==> inputs of 05-28 <==
// riscv_cpu
module riscv_cpu(
	input  rst,
	input  clk,
	output reg [31:0] PC,
	output Inst_Req_Valid,
	input Inst_Req_Ack,
	input  [31:0] Instruction,
	input Inst_Valid,
	output Inst_Ack,
	output [31:0] Address,
	output MemWrite,
	output [31:0] Write_data,
	output [3:0] Write_strb,
	output MemRead,
	input Mem_Req_Ack,
	input  [31:0] Read_data,
	input Read_data_Valid,
	output Read_data_Ack
);
reg [31:0] IR ;
reg [31:0] MDR;
reg [31:0] PC_reg;
reg [31:0] ALU_reg;
reg [31:0] RF_reg1;
reg [31:0] RF_reg2;
wire RegWrite_Valid;
wire MemRead_Valid ;
wire MemWrite_Valid;
wire [31:0] ALUResult;
wire        zero     ;
wire [31:0] PCset   ;
wire [31:0] PCadd4  ;
wire [31:0] PCoffset;
wire [31:0] signextend_out;
wire [31:0] zeroextend_out;
wire [31:0] shiftleft2_out;
wire [31:0]sext;
wire [31:0]sext_b;
wire [31:0]sext_u;
wire [9:0]ALUOp;
wire [2:0]ALUSrcA;
wire [2:0]ALUSrcB;
wire [3:0]RegSrc;
wire [1:0]Branch;
wire      Reg_Write;   
wire      RegWrite;
wire      BranchPerf;
wire [7:0]MemSrc;
wire      DataRead; 
wire      PCWrite;
wire      IRWrite;
wire      PCSrc;
wire [4 :0] RF_waddr ;
wire [4 :0] RF_raddr1;
wire [4 :0] RF_raddr2;
wire        RF_wen   ;
wire [31:0] RF_wdata ;
wire [31:0] RF_rdata1;
wire [31:0] RF_rdata2;
wire [31:0] ALU_data1;
wire [31:0] ALU_data2;
wire [31:0] MemOutput;
wire [31:0] RegOutput;
wire IR_wen;
assign IR_wen = ~DataRead & IRWrite;
always @(posedge clk) 
begin
    IR <= IR_wen ? Instruction : IR;
end
always @(posedge clk) 
begin
    MDR <= DataRead ? Read_data : MDR;
end
always @(posedge clk) 
begin
    ALU_reg <= ALUResult;
end
always @(posedge clk) 
begin
    RF_reg1 <= RF_rdata1;
end
  ...
Settings: LEC_CHECK=0, CAP_MARGIN=40, CELL_PAD_IN_SITES_DETAIL_PLACEMENT=0, CORE_MARGIN=2, CORE_UTILIZATION=61, CTS_CLUSTER_SIZE=38, HOLD_SLACK_MARGIN=0.28, MIN_ROUTING_LAYER=met1, PLACE_DENSITY_LB_ADDON=0.01, SETUP_SLACK_MARGIN=1.47, SLEW_MARGIN=20, TNS_END_PERCENT=70; clock period 5.94 ns.
run.sh (not shown) runs the stock make flow with config.mk's settings and CLKGATE_MAP_FILE=.
==> 06-13 (differences from 05-28) <==
CAP_MARGIN = 20   (was 40)
CELL_PAD_IN_SITES_DETAIL_PLACEMENT = unset   (was 0)
CTS_CLUSTER_SIZE = 36   (was 38)
HOLD_SLACK_MARGIN = 0.27   (was 0.28)
MIN_ROUTING_LAYER = unset   (was met1)
PLACE_DENSITY_LB_ADDON = unset   (was 0.01)
SETUP_SLACK_MARGIN = 0.96   (was 1.47)
TNS_END_PERCENT = unset   (was 70)
==> flow/constraint.sdc (replaced) <==
create_clock -name core_clock -period 5.43 [get_ports {clk}]
set_input_delay 1.0860 -clock core_clock [delete_from_list [all_inputs] [get_ports {clk}]]
set_output_delay 1.0860 -clock core_clock [all_outputs]
set_load 0.01 [all_outputs]
==> 04-18 (differences from 05-28) <==
ABC_AREA = 1   (was unset)
CAP_MARGIN = 20   (was 40)
CELL_PAD_IN_SITES_DETAIL_PLACEMENT = unset   (was 0)
CORE_ASPECT_RATIO = 1.1   (was unset)
CORE_UTILIZATION = 72   (was 61)
CTS_CLUSTER_DIAMETER = 394   (was unset)
CTS_CLUSTER_SIZE = 98   (was 38)
HOLD_SLACK_MARGIN = unset   (was 0.28)
MIN_ROUTING_LAYER = unset   (was met1)
PLACE_DENSITY = 0.82   (was unset)
PLACE_DENSITY_LB_ADDON = unset   (was 0.01)
SETUP_SLACK_MARGIN = unset   (was 1.47)
TNS_END_PERCENT = 100   (was 70)
==> flow/constraint.sdc (replaced) <==
create_clock -name core_clock -period 2.85 [get_ports {clk}]
set_input_delay 0.5700 -clock core_clock [delete_from_list [all_inputs] [get_ports {clk}]]
set_output_delay 0.5700 -clock core_clock [all_outputs]
set_load 0.01 [all_outputs]
==> 12-02 (differences from 05-28) <==
CAP_MARGIN = 20   (was 40)
CELL_PAD_IN_SITES_DETAIL_PLACEMENT = unset   (was 0)
CORE_UTILIZATION = 57   (was 61)
CTS_CLUSTER_SIZE = 34   (was 38)
HOLD_SLACK_MARGIN = 0.27   (was 0.28)
MIN_ROUTING_LAYER = unset   (was met1)
PLACE_DENSITY_LB_ADDON = unset   (was 0.01)
SETUP_SLACK_MARGIN = 0.96   (was 1.47)
TNS_END_PERCENT = unset   (was 70)
==> flow/constraint.sdc (replaced) <==
create_clock -name core_clock -period 4.7 [get_ports {clk}]
set_input_delay 0.9400 -clock core_clock [delete_from_list [all_inputs] [get_ports {clk}]]
set_output_delay 0.9400 -clock core_clock [all_outputs]
set_load 0.01 [all_outputs]
==> qor summary <==
| metric | 06-13 | 12-02 | 04-18 | 05-28 |
|---|---|---|---|---|
| PostCTS Resize Cnt | 378 | 296 | 238 | 275 |
| Critical path capture point type | - | flop | - | flop |
| Number of buffers created by CTS | 120 | 131 | 16 | 130 |
| # rows | 126 | 130 | 123 | 126 |
| Count of maximum capacitance violations | - | 0 | - | 0 |
| Outcome | did not finish | failed layout checks | did not finish | failed layout checks |
| Stage where the flow stopped | 5_1_grt | - | 5_1_grt | - |
| Violated checks | - | setup timing | - | setup timing |
| Number of slew-limit violations in the final report | - | 0 | - | 0 |
| Share of total power in sequential cells | - | 42.9% | - | 42.8% |
| Die boundary width | 348 um | 360 um | 311 um | 348 um |
| Worst-path maximum fanout | - | 5 | - | 6 |
| Required time at the endpoint of the critical path | - | 5390 ps | - | 6640 ps |
| Estimated wirelength of the detail-placed design | 244,000 um | 222,000 um | 243,000 um | 219,000 um |
| NonClk Buf Share | - | 13.6% | - | 12.0% |
Power is estimated from default activity; no workload was simulated.
